==> 01-19: inputs <==
// usb_interface_v1_0
module usb_interface_v1_0 #
(
	parameter RESET_CYCLES = 100,
	parameter  C_M00_AXI_START_DATA_VALUE	= 32'h00000000,
	parameter  C_M00_AXI_TARGET_SLAVE_BASE_ADDR	= 32'h00000000,
	parameter integer C_M00_AXI_ADDR_WIDTH	= 32,
	parameter integer C_M00_AXI_DATA_WIDTH	= 32,
	parameter integer C_M00_AXI_TRANSACTIONS_NUM	= 4
) (
	input wire [(8 - 1):0] usb_data_in,
	output wire [(8 - 1):0] usb_data_out,
	output wire usb_data_oe,
	input wire [(1 + 4 + 4 + 16)-8-1:0] usb_addr,
	input wire usb_rd_n,
	input wire usb_wr_n,
	input wire usb_ce_n,
	output wire sw_reset_n,
	input wire  m00_axi_aclk,
	input wire  m00_axi_aresetn,
	output wire [C_M00_AXI_ADDR_WIDTH-1 : 0] m00_axi_awaddr,
	output wire [2 : 0] m00_axi_awprot,
	output wire  m00_axi_awvalid,
	input wire  m00_axi_awready,
	output wire [C_M00_AXI_DATA_WIDTH-1 : 0] m00_axi_wdata,
	output wire [C_M00_AXI_DATA_WIDTH/8-1 : 0] m00_axi_wstrb,
	output wire  m00_axi_wvalid,
	input wire  m00_axi_wready,
	input wire [1 : 0] m00_axi_bresp,
	input wire  m00_axi_bvalid,
	output wire  m00_axi_bready,
	output wire [C_M00_AXI_ADDR_WIDTH-1 : 0] m00_axi_araddr,
	output wire [2 : 0] m00_axi_arprot,
	output wire  m00_axi_arvalid,
	input wire  m00_axi_arready,
	input wire [C_M00_AXI_DATA_WIDTH-1 : 0] m00_axi_rdata,
	input wire [1 : 0] m00_axi_rresp,
	input wire  m00_axi_rvalid,
	output wire  m00_axi_rready
);
make LEC_CHECK=0 ABC_AREA=0 CAP_MARGIN=35 CELL_PAD_IN_SITES_GLOBAL_PLACEMENT=1 CORE_ASPECT_RATIO=0.9 CORE_MARGIN=2 CORE_UTILIZATION=72 CTS_CLUSTER_DIAMETER=170 GPL_ROUTABILITY_DRIVEN=0 GPL_TIMING_DRIVEN=0 MAX_ROUTING_LAYER=met4 SETUP_SLACK_MARGIN=0.01 SLEW_MARGIN=20 TNS_END_PERCENT=80 finish   # period 10.0 ns
run.sh (not shown) runs the stock make flow with config.mk's settings and CLKGATE_MAP_FILE=.
==> 10-20: changes against 01-19 <==
ABC_AREA = default   (was 0)
CAP_MARGIN = 20   (was 35)
CELL_PAD_IN_SITES_GLOBAL_PLACEMENT = default   (was 1)
CORE_ASPECT_RATIO = default   (was 0.9)
CTS_CLUSTER_DIAMETER = default   (was 170)
CTS_CLUSTER_SIZE = 14   (was default)
GPL_ROUTABILITY_DRIVEN = default   (was 0)
GPL_TIMING_DRIVEN = default   (was 0)
HOLD_SLACK_MARGIN = -0.07   (was default)
MAX_ROUTING_LAYER = default   (was met4)
PLACE_DENSITY = 0.6   (was default)
SETUP_SLACK_MARGIN = 0.42   (was 0.01)
TNS_END_PERCENT = default   (was 80)
==> flow/constraint.sdc (replaced) <==
create_clock -name core_clock -period 3.16 [get_ports {m00_axi_aclk}]
set_input_delay 0.6320 -clock core_clock [delete_from_list [all_inputs] [get_ports {m00_axi_aclk}]]
set_output_delay 0.6320 -clock core_clock [all_outputs]
set_load 0.01 [all_outputs]
==> 06-23: changes against 01-19 <==
ABC_AREA = 1   (was 0)
CAP_MARGIN = 10   (was 35)
CELL_PAD_IN_SITES_DETAIL_PLACEMENT = 1   (was default)
CELL_PAD_IN_SITES_GLOBAL_PLACEMENT = 3   (was 1)
CORE_ASPECT_RATIO = default   (was 0.9)
CORE_MARGIN = 10   (was 2)
CORE_UTILIZATION = 61   (was 72)
CTS_CLUSTER_DIAMETER = default   (was 170)
GPL_ROUTABILITY_DRIVEN = default   (was 0)
GPL_TIMING_DRIVEN = default   (was 0)
MIN_ROUTING_LAYER = met2   (was default)
PLACE_DENSITY = 0.53   (was default)
SETUP_SLACK_MARGIN = default   (was 0.01)
TNS_END_PERCENT = 60   (was 80)
==> results <==
quantity	06-23	10-20	01-19
Outcome	did not finish	complete, but fails checks	complete, no violations
Last stage reached	3_1_place_gp_skip_io	-	-
Layout check failures	-	setup timing	-
Dominant kind of cell by area	-	flip-flops and latches	flip-flops and latches
Number of H-tree levels	-	4	4
Worst skew pair latency	-	0.76 ns	0.77 ns
Hold Fails Final Rpt	-	0	0
Setup slack on the worst flop-to-flop path	-	-0.09 ns	4.79 ns
Total power per unit cell area	-	574 mW/mm^2	182 mW/mm^2
Instance count along the most critical hold path	-	0	0
OpenROAD warning count	-	65	77
Final Max-Slew Violation Tally	-	0	0
Required time reported for the critical path endpoint	-	3.78 ns	10.68 ns
Synth Area in Compound Gates	0.145	0.116	0.116
Sequential standard cell area	-	0.0331 mm^2	0.0331 mm^2
Post-placement setup slack	-	-0.602 ns	2.96 ns
Hold Slack	-	0.344 ns	0.372 ns
Tally of unique sky130hd cells used after synthesis	64	92	92
First-pass GRT wire length	-	291000 um	320000 um
Kind of critical path	-	reg2reg	in2reg
Reported clock group power	-	0.0168 W	0.00515 W
M1 GR Usage	-	0.551	0.643
Number of non-clock buffers in the layout	-	549	739
VDD IR-drop max	-	0.730 mV	0.178 mV

---

==> inputs of job 9889 <==
Starting RTL as in the previous note.
clock: 6.59 ns
lec_check: 0
cap_margin: 20
core_margin: 2
core_utilization: 66
hold_slack_margin: -0.09
setup_slack_margin: -0.5
slew_margin: 20
tns_end_percent: 5
==> job 4482: changes against job 9889 <==
CAP_MARGIN = 30   (was 20)
CORE_ASPECT_RATIO = 1.17   (was unset)
CORE_UTILIZATION = 63   (was 66)
CTS_CLUSTER_SIZE = 69   (was unset)
GPL_ROUTABILITY_DRIVEN = 1   (was unset)
HOLD_SLACK_MARGIN = unset   (was -0.09)
SETUP_SLACK_MARGIN = unset   (was -0.5)
SLEW_MARGIN = 10   (was 20)
TNS_END_PERCENT = unset   (was 5)
==> flow/constraint.sdc (replaced) <==
create_clock -name core_clock -period 3.35 [get_ports {m00_axi_aclk}]
set_input_delay 0.6700 -clock core_clock [delete_from_list [all_inputs] [get_ports {m00_axi_aclk}]]
set_output_delay 0.6700 -clock core_clock [all_outputs]
set_load 0.01 [all_outputs]
==> results <==
| metric | job 4482 | job 9889 |
|---|---|---|
| Source of the critical timing path | command_control_inst.read_buffer.r_read_addr[0] | usb_addr[3] |
| Late-Pin Clk Latency | 0.76 ns | 0.78 ns |
| Outcome | timing/DRC/antenna clean | timing/DRC/antenna clean |
| Vias in the first global route | 44506 | 43598 |
| Total number of vias | 44789 | 44130 |
| IR Drop Worst-Case VDD | 0.489 mV | 0.292 mV |
| Antenna violations before repair | 4 | 1 |
| Portion of total power attributed to combinational logic | 11.8% | 10.7% |
| Resized cells post-CTS | 1 | 0 |
| M3 GR Usage | 5.31% | 6.11% |
| Setup Crit Path Kind | flop to flop | input pin to flop |
| Clock Network Area Fraction | 6.37% | 6.87% |
| Worst-path maximum fanout | 6 | 25 |
| Iteration-0 DRC Markers | 3951 | 4415 |
| Reg2reg setup slack | 0.01 ns | 2.12 ns |
| Reg-to-reg critical path endpoint | command_control_inst.r_response_out[4] | command_control_inst.write_buffer.ram[14][21] |
| Routed wire per std cell | 27.8 um | 27.7 um |
| Clock power frac | 39.8% | 41.2% |
| Hpwl dp | 120000 um | 105000 um |
| Flop pwr share | 48.4% | 48.1% |
| Core Util at FP | 63.4% | 66.4% |
Power is estimated from default activity; no workload was simulated.
